Setup of run A:
## manager
module manager(
input clk,rst,rstk,sw,
input [0:0]next,
input [3:0]n,
input [2:0]mode,
input [9:0]moneyget,
input [9:0]timeget,
input swm,
input [0:0]nextt,
output reg[9:0]initial_money,
output reg [9:0]per_money,
output reg[9:0]num_of_park,
output reg[9:0]initial_vipmoney,
output reg [9:0]averagetime,
output reg[63:0]show
    );
export LEC_CHECK = 0
export CAP_MARGIN = 20
export CORE_MARGIN = 2
export CORE_UTILIZATION = 58
export SLEW_MARGIN = 20
create_clock -name core_clock -period 98.4 [get_ports {clk}]
run.sh (not shown) runs the stock make flow with config.mk's settings and CLKGATE_MAP_FILE=.
The flow did not stop early for run A: all stages ran, and the layout cleared the timing, design-rule and antenna checks.
For run B, these inputs were changed with respect to run A:
- ABC_AREA: unset -> 0
- TNS_END_PERCENT: unset -> 5
- CORE_UTILIZATION: 58 -> 65
- the clock period (ns, I/O delays scaled along): 98.4 -> 61.0
Findings:
- | run B | all stages done | FAIL | negative setup slack |
- Relative to run A, tightest hold margin has increased by 0.010 ns in run B.
- Measured against each other, run B and run A differ in synthesis-to-finish area growth, the higher figure coming from run B.
- | fraction of the core area covered by cells at the end of the flow | lower: run A |
- Compared with run A, run B shows post-layout period usage of the worst path higher by 25 points.
- The overall routing resource usage number comes out higher for run B vs run A.
- Per the comparison of run B with run A, count of cell instances traversed by the critical path went up 14, sequential share of layout area went down 1.6 points, number of non-clock buffers in the layout went up about 800%.
- Between run B and run A, the met1 track demand over resource in global routing is lower for run A.

---

manager again, from the RTL that the note above started with.
Settings: LEC_CHECK=0, CAP_MARGIN=15, CELL_PAD_IN_SITES_GLOBAL_PLACEMENT=0, CORE_MARGIN=2, CORE_UTILIZATION=65, CTS_CLUSTER_DIAMETER=227, GPL_ROUTABILITY_DRIVEN=1, GPL_TIMING_DRIVEN=1, MAX_ROUTING_LAYER=met4, MIN_ROUTING_LAYER=met1, SETUP_SLACK_MARGIN=2.35, SLEW_MARGIN=20; clock period 68.2 ns.
The starting point produced a layout that fails on negative setup slack.
Rerun with:
ABC_AREA = 1   (was not set)
CAP_MARGIN = 5   (was 15)
CORE_MARGIN = 8   (was 2)
CORE_UTILIZATION = 19   (was 65)
CTS_CLUSTER_DIAMETER = 129   (was 227)
GPL_ROUTABILITY_DRIVEN = 0   (was 1)
PLACE_DENSITY_LB_ADDON = 0.02   (was not set)
clock period = 57.1 ns   (was 68.2 ns; I/O delays follow)
The changed run finished but fails on negative setup slack.
First-iteration DRC count goes down by well over a third.
Clock skew goes up by 0.016 ns.
Core utilization goes down by 55 points.
Non-clock buffer count goes up by 681.
Via count goes down by roughly a tenth.
Count of clock-buffer cells in the layout goes up by 6.
Setup slack is better by 0.24 ns.
Wire length goes up by roughly a tenth.
Maximum frequency goes up by about a fifth.
Die size goes up to 3.4 times its value.
Rerun with:
ABC_AREA = not set   (was 1)
CAP_MARGIN = 20   (was 5)
CORE_MARGIN = 2   (was 8)
CORE_UTILIZATION = 68   (was 19)
CTS_CLUSTER_DIAMETER = 227   (was 129)
GPL_ROUTABILITY_DRIVEN = 1   (was 0)
PLACE_DENSITY_LB_ADDON = not set   (was 0.02)
clock period = 68.2 ns   (was 57.1 ns; I/O delays follow)
The new run reached the layout checks and failed them: negative setup slack.
Design area came out lower by 14%.
Worst setup slack improves by 0.49 ns.
Final cell count came out lower by 30%.
Critical path depth came out lower by 106.
Synthesized area came out higher by about 3.3%.
Maximum frequency came out lower by about 15%.
Non-clock buffer count came out lower by 756.
Global-route usage came out higher by 33 points.
Rerun with:
CELL_PAD_IN_SITES_GLOBAL_PLACEMENT = not set   (was 0)
CORE_UTILIZATION = 13   (was 68)
CTS_CLUSTER_DIAMETER = not set   (was 227)
GPL_ROUTABILITY_DRIVEN = not set   (was 1)
GPL_TIMING_DRIVEN = not set   (was 1)
MAX_ROUTING_LAYER = not set   (was met4)
MIN_ROUTING_LAYER = not set   (was met1)
SETUP_SLACK_MARGIN = not set   (was 2.35)
clock period = 138.0 ns   (was 68.2 ns; I/O delays follow)
- The new run produced a clean layout
- die size grows to 5.2 times its value
- global-route usage went down by 40 points
- cell area fell by 8.8%
- setup slack gets better by 48 ns
- count of clock-buffer cells in the layout decreases by 4
- final cell count is higher by 33%
- register-to-register slack improves by 48 ns
- routed wire length decreases by 12%

---

try-juniper:
Starting RTL as in the previous note.
make LEC_CHECK=0 CAP_MARGIN=20 CORE_ASPECT_RATIO=1.81 CORE_MARGIN=2 CORE_UTILIZATION=20 CTS_CLUSTER_DIAMETER=22 GPL_TIMING_DRIVEN=0 PLACE_DENSITY_LB_ADDON=0.3 SETUP_SLACK_MARGIN=-0.8 SLEW_MARGIN=20 finish   # period 136.0 ns
Every stage of the flow completed for try-juniper, and the final layout passed the timing, design-rule and antenna checks.
#### Input delta (try-onyx over try-juniper)
Settings: a deleted CORE_ASPECT_RATIO that had been 1.81; a deleted GPL_TIMING_DRIVEN that had been 0; a change of CORE_UTILIZATION from 20 to 58; a deleted PLACE_DENSITY_LB_ADDON that had been 0.3; an added ABC_AREA of 1; a deleted SETUP_SLACK_MARGIN that had been -0.8; a deleted CTS_CLUSTER_DIAMETER that had been 22; an added TNS_END_PERCENT of 5; a change of the clock period (ns, I/O delays scaled along) from 136.0 to 60.6.
Notes after the runs:
Complete run, failing final checks: try-onyx, reason setup timing. In the flow results for try-onyx and try-juniper, the setup slack of the critical path after layout is smaller on try-onyx. The synthesized cell count in try-onyx is 1.12 times that in try-juniper. Diff try-juniper -> try-onyx | die outline height | down by more than half.
Modified inputs, try-tundra compared to try-onyx
Settings: removing ABC_AREA (formerly 1); removing TNS_END_PERCENT (formerly 5); changing the clock period (ns, I/O delays scaled along) from 60.6 to 80.1.
[summary]
Layout buffering overhead excluding clock cells for try-tundra: 7.9 points down relative to try-onyx. [compare] base=try-onyx new=try-tundra: routed wire length went up, tapcell count saw an increase, reg2reg setup slack has increased, worst-case setup slack after placement moved up. try-tundra has completed all stages; timing, DRC and antenna checks passed. Lower synthesized cell count was reported by try-tundra, not try-onyx.
The inputs of try-nickel differ from those of try-tundra as listed below.
Settings: CORE_UTILIZATION changed from 58 to 67; ABC_AREA newly set to 1; PLACE_DENSITY newly set to 0.37; the clock period (ns, I/O delays scaled along) changed from 80.1 to 138.0.
## What came out
try-nickel reports its critical path's slowest cell as sky130_fd_sc_hd__nand2_1 while try-tundra reports sky130_fd_sc_hd__o31ai_1.
try-nickel vs try-tundra: slew at the pin closest to its max-slew limit down in try-nickel
The post-route cell area in try-tundra is 1.14 times that in try-nickel.
Of try-nickel and try-tundra, the lower global-route usage belongs to try-nickel.
[try-nickel] synthesis-to-finish area growth fell 11 points relative to try-tundra
NOTE: register-to-register slack in try-nickel exceeds that of try-tundra
Measured against try-nickel, the total wire length after detailed routing of try-tundra comes out at 1.3 times the reference value.
Area after synthesis ended up about 3.2% lower on try-nickel than on try-tundra.
Modified inputs, try-amber compared to try-nickel
Settings: TNS_END_PERCENT: unset -> 40; PLACE_DENSITY: 0.37 -> unset; CORE_UTILIZATION: 67 -> 40; SLEW_MARGIN: 20 -> 10; ABC_AREA: 1 -> unset; the clock period (ns, I/O delays scaled along): 138.0 -> 120.0.
- try-amber finished every step from synthesis to the final layout, and the layout passed the timing, design-rule and antenna checks.
- From try-nickel to try-amber the numbers moved as follows: via count of the first global-routing pass went down by 241, post-synthesis instance total lost 11%, via count went up by 650.
- Of try-amber and try-nickel, try-nickel shows the lower final hold slack, with try-amber above it.
## Diff of input files: try-quartz against try-amber
Settings: ABC_AREA now 1, previously not set; TNS_END_PERCENT now 50, was 40; SLEW_MARGIN now 35, was 10; CORE_ASPECT_RATIO now 0.6, previously not set; CORE_MARGIN now 3, was 2; CELL_PAD_IN_SITES_GLOBAL_PLACEMENT now 1, previously not set; CELL_PAD_IN_SITES_DETAIL_PLACEMENT now 2, previously not set; HOLD_SLACK_MARGIN now 0.3, previously not set.
## What came out
- [compare] base=try-amber new=try-quartz: die area has decreased; area added between synthesis and finish now larger; fraction of area in multi-input gates has decreased.

---

Starting RTL as in the previous note.
Design manager, start of the top module:
module manager(
input clk,rst,rstk,sw,
input [0:0]next,
input [3:0]n,
input [2:0]mode,
input [9:0]moneyget,
input [9:0]timeget,
input swm,
input [0:0]nextt,
output reg[9:0]initial_money,
output reg [9:0]per_money,
output reg[9:0]num_of_park,
output reg[9:0]initial_vipmoney,
output reg [9:0]averagetime,
output reg[63:0]show
    );
export LEC_CHECK = 0
export ABC_AREA = 1
export CAP_MARGIN = 20
export CORE_MARGIN = 2
export CORE_UTILIZATION = 72
export CTS_CLUSTER_DIAMETER = 167
export CTS_CLUSTER_SIZE = 96
export PLACE_DENSITY = 0.38
export SLEW_MARGIN = 20
export TNS_END_PERCENT = 10
create_clock -name core_clock -period 52.9 [get_ports {clk}]
The starting point did not get past global routing (5_1_grt) with DPL-0038.
Edit:
- CTS_CLUSTER_DIAMETER: 167 -> 373
- CTS_CLUSTER_SIZE: 96 -> 31
- PLACE_DENSITY: 0.38 -> unset
- PLACE_DENSITY_LB_ADDON: unset -> 0.24
- TNS_END_PERCENT: 10 -> 5
- clock period: 52.9 -> 63.9 ns (I/O delays scaled with it)
The changed run did not get past global routing (5_1_grt), error GRT-0116.
Area after synthesis is unchanged.
Synthesized cell count does not change.
Die size is unchanged.

---

manager again, from the RTL that the note above started with.
export LEC_CHECK = 0
export ABC_AREA = 1
export CAP_MARGIN = 20
export CORE_ASPECT_RATIO = 0.6
export CORE_MARGIN = 3
export CORE_UTILIZATION = 40
export SLEW_MARGIN = 10
export TNS_END_PERCENT = 40
create_clock -name core_clock -period 120.0 [get_ports {clk}]
Change:
--- a/flow/config.mk
+++ b/flow/config.mk
@@ -9,6 +9,5 @@
 export CAP_MARGIN = 20
-export CORE_ASPECT_RATIO = 0.6
-export CORE_MARGIN = 3
-export CORE_UTILIZATION = 40
-export SLEW_MARGIN = 10
-export TNS_END_PERCENT = 40
+export CORE_MARGIN = 2
+export CORE_UTILIZATION = 68
+export SLEW_MARGIN = 20
+export TNS_END_PERCENT = 100
==> flow/constraint.sdc (replaced) <==
create_clock -name core_clock -period 61.4 [get_ports {clk}]
set_input_delay 12.2800 -clock core_clock [delete_from_list [all_inputs] [get_ports {clk}]]
set_output_delay 12.2800 -clock core_clock [all_outputs]
set_load 0.01 [all_outputs]
The new run stopped in global routing (5_1_grt) (GRT-0232).
Die size came out lower by well over a third.
Area after synthesis is unchanged.
Synthesized cell count does not change.
Change:
--- a/flow/config.mk
+++ b/flow/config.mk
@@ -7,7 +7,5 @@
 export LEC_CHECK = 0
-export ABC_AREA = 1
 export CAP_MARGIN = 20
 export CORE_MARGIN = 2
-export CORE_UTILIZATION = 68
+export CORE_UTILIZATION = 40
 export SLEW_MARGIN = 20
-export TNS_END_PERCENT = 100
==> flow/constraint.sdc (replaced) <==
create_clock -name core_clock -period 95.2 [get_ports {clk}]
set_input_delay 19.0400 -clock core_clock [delete_from_list [all_inputs] [get_ports {clk}]]
set_output_delay 19.0400 -clock core_clock [all_outputs]
set_load 0.01 [all_outputs]
Now the flow ran to the end with no violations.
Synthesized area rose by a few percent.
Synthesized cell count fell by roughly a tenth.
Die area rose by well over a third.
Change:
--- a/flow/config.mk
+++ b/flow/config.mk
@@ -7,5 +7,7 @@
 export LEC_CHECK = 0
-export CAP_MARGIN = 20
+export ABC_AREA = 1
+export CAP_MARGIN = 5
 export CORE_MARGIN = 2
-export CORE_UTILIZATION = 40
+export CORE_UTILIZATION = 68
 export SLEW_MARGIN = 20
+export TNS_END_PERCENT = 5
==> flow/constraint.sdc (replaced) <==
create_clock -name core_clock -period 60.2 [get_ports {clk}]
set_input_delay 12.0400 -clock core_clock [delete_from_list [all_inputs] [get_ports {clk}]]
set_output_delay 12.0400 -clock core_clock [all_outputs]
set_load 0.01 [all_outputs]
Now the flow did not get past global routing (5_1_grt), error GRT-0232. Die area is lower by about 43%. Synthesized cell count is higher by 12%. Synthesized area is lower by 3.2%.
Change:
--- a/flow/config.mk
+++ b/flow/config.mk
@@ -10,3 +10,3 @@
 export CORE_MARGIN = 2
-export CORE_UTILIZATION = 68
+export CORE_UTILIZATION = 65
 export SLEW_MARGIN = 20
Effect:
- The changed run never finished: it broke off in global routing (5_1_grt) (GRT-0232)
- synthesized cell count stays the same
- synthesized area stays the same
- die area grows by about 4.6%
Change:
--- a/flow/config.mk
+++ b/flow/config.mk
@@ -7,6 +7,7 @@
 export LEC_CHECK = 0
-export ABC_AREA = 1
-export CAP_MARGIN = 5
+export CAP_MARGIN = 20
 export CORE_MARGIN = 2
-export CORE_UTILIZATION = 65
+export CORE_UTILIZATION = 55
+export CTS_CLUSTER_DIAMETER = 393
+export HOLD_SLACK_MARGIN = 0.29
 export SLEW_MARGIN = 20
==> flow/constraint.sdc (replaced) <==
create_clock -name core_clock -period 98.4 [get_ports {clk}]
set_input_delay 19.6800 -clock core_clock [delete_from_list [all_inputs] [get_ports {clk}]]
set_output_delay 19.6800 -clock core_clock [all_outputs]
set_load 0.01 [all_outputs]
Effect:
- The changed run finished with timing, DRC and antenna clean
- die size came out higher by about 22%
- area after synthesis came out higher by 3.3%
- synthesized cell count came out lower by 11%
